## P
// main
module main(clk, rst, mem_rdata, mem_addr, mem_wdata, mem_we);
	input clk, rst;
	input [15:0] mem_rdata;       
	output [7:0] mem_addr;
	output [7:0] mem_wdata;
	output mem_we;
	wire PCWrite, IRWrite, S, AdrSrc, MemWrite, RegSrc1, ExtenderShift, RegWrite;
	wire [1:0] RegSrc0, ALUSrcA, ALUSrcB, ResultSrc, ImmSrc;
	wire [3:0] ALUControl;
	wire [3:0] FLAGS;
	wire [15:0] Instr;
	wire [2:0] IMM_VAL_7;
	wire [7:0] IMM_VAL_1;
	assign ImmSrc = Instr[15:14];
	assign IMM_VAL_7 = 7;
	assign IMM_VAL_1 = 1;
	assign mem_we = MemWrite;
	controller CTRL(
		.clk(clk),
		.rst(rst),
		.FLAGS(FLAGS),
		.Instr(Instr),
		.PCWrite(PCWrite),
		.IRWrite(IRWrite),
		.S(S),
		.AdrSrc(AdrSrc),
		.MemWrite(MemWrite),
		.RegSrc1(RegSrc1),
		.ExtenderShift(ExtenderShift),
		.RegWrite(RegWrite),
		.RegSrc0(RegSrc0),
		.ALUSrcA(ALUSrcA),
		.ALUSrcB(ALUSrcB),
		.ResultSrc(ResultSrc),
		.ALUControl(ALUControl)
	);
	datapath DUT(
		AdrSrc,
		PCWrite,
		MemWrite,
		IRWrite,
		RegSrc1,
		ExtenderShift,
		RegWrite,
		clk,
		rst,
		S,
		ALUControl,
		ALUSrcA,
		ALUSrcB,
		IMM_VAL_1,
		IMM_VAL_7,
		ImmSrc,
		RegSrc0,
		ResultSrc,
		mem_rdata,
		FLAGS,
		Instr,
		mem_addr,
		mem_wdata
	);
endmodule
Settings: LEC_CHECK=0, ABC_AREA=1, CAP_MARGIN=0, CORE_MARGIN=2, CORE_UTILIZATION=66, CTS_CLUSTER_SIZE=15, SETUP_SLACK_MARGIN=-0.27, SLEW_MARGIN=20; clock period 4.97 ns.
run.sh (not shown) runs the stock make flow with config.mk's settings and CLKGATE_MAP_FILE=.
P ran in full, but the layout does not pass; the checks complain about negative setup slack.
Here is what was changed in the inputs of Q compared with P.
Settings: CORE_UTILIZATION now 64, was 66; CTS_CLUSTER_SIZE no longer set, was 15; ABC_AREA no longer set, was 1; CAP_MARGIN now 20, was 0; the clock period (ns, I/O delays scaled along) now 3.76, was 4.97.
==> results <==
- Between P and Q, the area share of fa/ha/maj cells after synthesis is higher for Q.
- From P to Q the numbers moved as follows: number of placed instances, taps included moved down; area of the placeable core went up by 600 um2.
- Synthesized cell count of Q falls short of that of P by more than 10%.
- Diff P and Q: effective utilization at floorplan higher in P
- Between P and Q, the flow reports net count of the mapped netlist decreasing by more than 10%.
- Re number of buffers created by CTS: no difference whatsoever between Q and P.
- Compared with P, Q shows total number of placement rows that has gone up by a few percent.
- In the tables for P and Q, die size reads lower with P.
- Q reports its biggest combinational cell group after synthesis as AND-OR/OR-AND gates while P reports simple AND/OR/NAND/NOR gates.
- Number of cells in Yosys stat in Q is 20% below P.
- On fraction of synthesized cell area in xor and xnor cells, P and Q are neck and neck.
- Q is listed as incomplete: the tool reported an error in 5_1_grt and the run ended there.
Inputs modified between Q and R:
Settings: a change of CORE_UTILIZATION from 64 to 72; an added ABC_AREA of 1; a deleted SETUP_SLACK_MARGIN that had been -0.27; a change of the clock period (ns, I/O delays scaled along) from 3.76 to 8.07.
Between Q and R, post-synthesis adder-cell area fraction decreased.
Of R and Q, the higher floorplan die height belongs to Q.
Summary of R over Q: number of gates resized after cts moved down; cell count after synthesis rose 25%; post-placement cell area now smaller.
Looking at R and Q, the xor and xnor area share after synthesis is a wash.
R completed every stage of the flow, and the final layout passed the timing, DRC and antenna checks.
Going from Q to R, total die size shrank by more than 10%.
Post-DP HPWL came out lower on R than on Q.
From Q to R the numbers moved as follows: mapped cell area saw a decrease, post-synthesis cell type count saw a decrease.
Input changes introduced in S (baseline for comparison: R):
Settings: SETUP_SLACK_MARGIN: unset -> 0.9; CORE_UTILIZATION: 72 -> 56; ABC_AREA: 1 -> unset; the clock period (ns, I/O delays scaled along): 8.07 -> 3.28.
[summary]
Of R and S, only R finishes the flow clean.
Layout checks on S: not met. Flow itself completed; violations: negative setup slack.
The cell count along the critical path of S is lower than that of R.
S vs R: cell area after placement up
S vs. R: peak supply drop up 160%; biggest cell delay along the critical path went down by 0.14 ns; number of setup buffers added after CTS shows an increase of 12; detailed placer's ending HPWL saw an increase; area after synthesis rose by 1.3%.
Cmp S and R / power in the clock group / lower: R
Number of non-filler instances in the completed layout sits higher in S than in R.

========
Starting RTL as in the previous note.
Settings: LEC_CHECK=0, CAP_MARGIN=20, CORE_MARGIN=2, CORE_UTILIZATION=72, CTS_CLUSTER_SIZE=57, MAX_ROUTING_LAYER=met4, PLACE_DENSITY=0.65, SETUP_SLACK_MARGIN=0.09, SLEW_MARGIN=20; clock period 2.88 ns.
The starting point never finished: it broke off in clock tree synthesis (4_1_cts).
Change:
Settings changed: CORE_UTILIZATION 72 to 64, CTS_CLUSTER_SIZE 57 to default, MAX_ROUTING_LAYER met4 to default, PLACE_DENSITY 0.65 to default, SETUP_SLACK_MARGIN 0.09 to 0.94.
Clock period 2.88 ns to 3.76 ns, I/O delays scaled along.
What happened: The changed run never finished: it broke off in global routing (5_1_grt); area after synthesis is unchanged; synthesized cell count does not change; die size is higher by 12%.
Change:
Settings changed: CORE_UTILIZATION 64 to 58, SETUP_SLACK_MARGIN 0.94 to default.
Clock period 3.76 ns to 2.89 ns, I/O delays scaled along.
What happened: The new run completed and failed the layout checks on negative setup slack; synthesized area stays the same; synthesized cell count is unchanged; die size rises by 10%.
Change:
Settings changed: ABC_AREA from default to 1, CORE_UTILIZATION 58 to 62.
Clock period 2.89 ns to 3.92 ns, I/O delays scaled along.
Effect: The new run ran to the end with violations: negative setup slack; cell count goes up by 13%; synthesized cell count is higher by 25%; worst hold slack got worse by 67 ps; setup slack is better by 1100 ps; wire length goes up by 2.9%; clock-buffer cell count is unchanged.

========
Starting RTL as in the previous note.
==> flow/design.v (excerpt) <==
module main(clk, rst, mem_rdata, mem_addr, mem_wdata, mem_we);
	input clk, rst;
	input [15:0] mem_rdata;       
	output [7:0] mem_addr;
	output [7:0] mem_wdata;
	output mem_we;
	wire PCWrite, IRWrite, S, AdrSrc, MemWrite, RegSrc1, ExtenderShift, RegWrite;
	wire [1:0] RegSrc0, ALUSrcA, ALUSrcB, ResultSrc, ImmSrc;
	wire [3:0] ALUControl;
	wire [3:0] FLAGS;
	wire [15:0] Instr;
	wire [2:0] IMM_VAL_7;
	wire [7:0] IMM_VAL_1;
	assign ImmSrc = Instr[15:14];
	assign IMM_VAL_7 = 7;
	assign IMM_VAL_1 = 1;
	assign mem_we = MemWrite;
	controller CTRL(
		.clk(clk),
		.rst(rst),
		.FLAGS(FLAGS),
		.Instr(Instr),
		.PCWrite(PCWrite),
		.IRWrite(IRWrite),
		.S(S),
		.AdrSrc(AdrSrc),
		.MemWrite(MemWrite),
		.RegSrc1(RegSrc1),
		.ExtenderShift(ExtenderShift),
		.RegWrite(RegWrite),
		.RegSrc0(RegSrc0),
		.ALUSrcA(ALUSrcA),
		.ALUSrcB(ALUSrcB),
		.ResultSrc(ResultSrc),
		.ALUControl(ALUControl)
	);
	datapath DUT(
		AdrSrc,
		PCWrite,
		MemWrite,
		IRWrite,
		RegSrc1,
		ExtenderShift,
		RegWrite,
		clk,
		rst,
		S,
		ALUControl,
		ALUSrcA,
		ALUSrcB,
		IMM_VAL_1,
		IMM_VAL_7,
		ImmSrc,
		RegSrc0,
		ResultSrc,
		mem_rdata,
		FLAGS,
		Instr,
		mem_addr,
		mem_wdata
	);
endmodule
Settings: LEC_CHECK=0, CAP_MARGIN=0, CELL_PAD_IN_SITES_GLOBAL_PLACEMENT=0, CORE_MARGIN=7, CORE_UTILIZATION=67, CTS_CLUSTER_DIAMETER=54, MAX_ROUTING_LAYER=met5, SETUP_SLACK_MARGIN=0.82, SLEW_MARGIN=20, TNS_END_PERCENT=85; clock period 4.69 ns.
The first run did not get past global routing, error GRT-0232.
Rerun with:
ABC_AREA = 1   (was not set)
CELL_PAD_IN_SITES_GLOBAL_PLACEMENT = 1   (was 0)
CORE_UTILIZATION = 63   (was 67)
CTS_CLUSTER_DIAMETER = 217   (was 54)
CTS_CLUSTER_SIZE = 100   (was not set)
SETUP_SLACK_MARGIN = 1.38   (was 0.82)
clock period = 6.74 ns   (was 4.69 ns; I/O delays follow)
Outcome: This time the run failed in global placement without I/O with GPL-0301. Synthesized cell count climbs by a quarter to a third. Area after synthesis is lower slightly. Die area goes up by a few percent.
Rerun with:
ABC_AREA = not set   (was 1)
CAP_MARGIN = 20   (was 0)
CELL_PAD_IN_SITES_GLOBAL_PLACEMENT = not set   (was 1)
CORE_MARGIN = 2   (was 7)
CORE_UTILIZATION = 40   (was 63)
CTS_CLUSTER_DIAMETER = not set   (was 217)
CTS_CLUSTER_SIZE = not set   (was 100)
MAX_ROUTING_LAYER = not set   (was met5)
SETUP_SLACK_MARGIN = not set   (was 1.38)
TNS_END_PERCENT = not set   (was 85)
clock period = 5.5 ns   (was 6.74 ns; I/O delays follow)
Effect: Now the flow completed without violations. Area after synthesis is higher by 1.3%. Die area is higher by 35%. Synthesized cell count is lower by 20%.
Rerun with:
ABC_AREA = 1   (was not set)
CORE_ASPECT_RATIO = 1.9   (was not set)
CORE_MARGIN = 8   (was 2)
CORE_UTILIZATION = 46   (was 40)
CTS_CLUSTER_DIAMETER = 316   (was not set)
CTS_CLUSTER_SIZE = 98   (was not set)
PLACE_DENSITY = 0.38   (was not set)
TNS_END_PERCENT = 100   (was not set)
Outcome:
- The new run produced a clean layout
- clock power decreases by about 10%
- flip-flop count does not change
- total power is about the same
- global-route usage increases by 1.8 points
- design area decreases by about 8%

========
== the reference run ==
Starting RTL as in the previous note.
clock: 5.29 ns
lec_check: 0
cap_margin: 0
cell_pad_in_sites_global_placement: 0
core_margin: 2
core_utilization: 72
cts_cluster_diameter: 96
hold_slack_margin: -0.09
max_routing_layer: met5
setup_slack_margin: 0.3
slew_margin: 20
tns_end_percent: 85
The reference run finished all stages; however, its layout fails the closing checks, the failures being setup timing.
Here is what was changed in the inputs of the trial run compared with the reference run.
diff --git a/flow/config.mk b/flow/config.mk
--- a/flow/config.mk
+++ b/flow/config.mk
@@ -9,8 +9,9 @@
 export CELL_PAD_IN_SITES_GLOBAL_PLACEMENT = 0
-export CORE_MARGIN = 2
-export CORE_UTILIZATION = 72
-export CTS_CLUSTER_DIAMETER = 96
-export HOLD_SLACK_MARGIN = -0.09
+export CORE_MARGIN = 7
+export CORE_UTILIZATION = 71
+export CTS_CLUSTER_DIAMETER = 54
+export CTS_CLUSTER_SIZE = 38
 export MAX_ROUTING_LAYER = met5
-export SETUP_SLACK_MARGIN = 0.3
+export PLACE_DENSITY = 0.68
+export SETUP_SLACK_MARGIN = 0.82
 export SLEW_MARGIN = 20
==> flow/constraint.sdc <==
create_clock -name core_clock -period 4.69 [get_ports {clk}]
set_input_delay 0.9380 -clock core_clock [delete_from_list [all_inputs] [get_ports {clk}]]
set_output_delay 0.9380 -clock core_clock [all_outputs]
set_load 0.01 [all_outputs]
[summary]
- Diff the trial run..the reference run | chip area in the Yosys report | negligible
- The trial run got as far as 5_1_grt, where a tool error ended the run.
- From the reference run to the trial run the numbers moved as follows: starting density of the core fell 0.60 points, die size rose 19%, placed cell count rose 4.6%.
- The reference run has lower standard cell area after detailed placement than the trial run.
Power figures rest on the tool's default switching activity, not on a simulated workload.
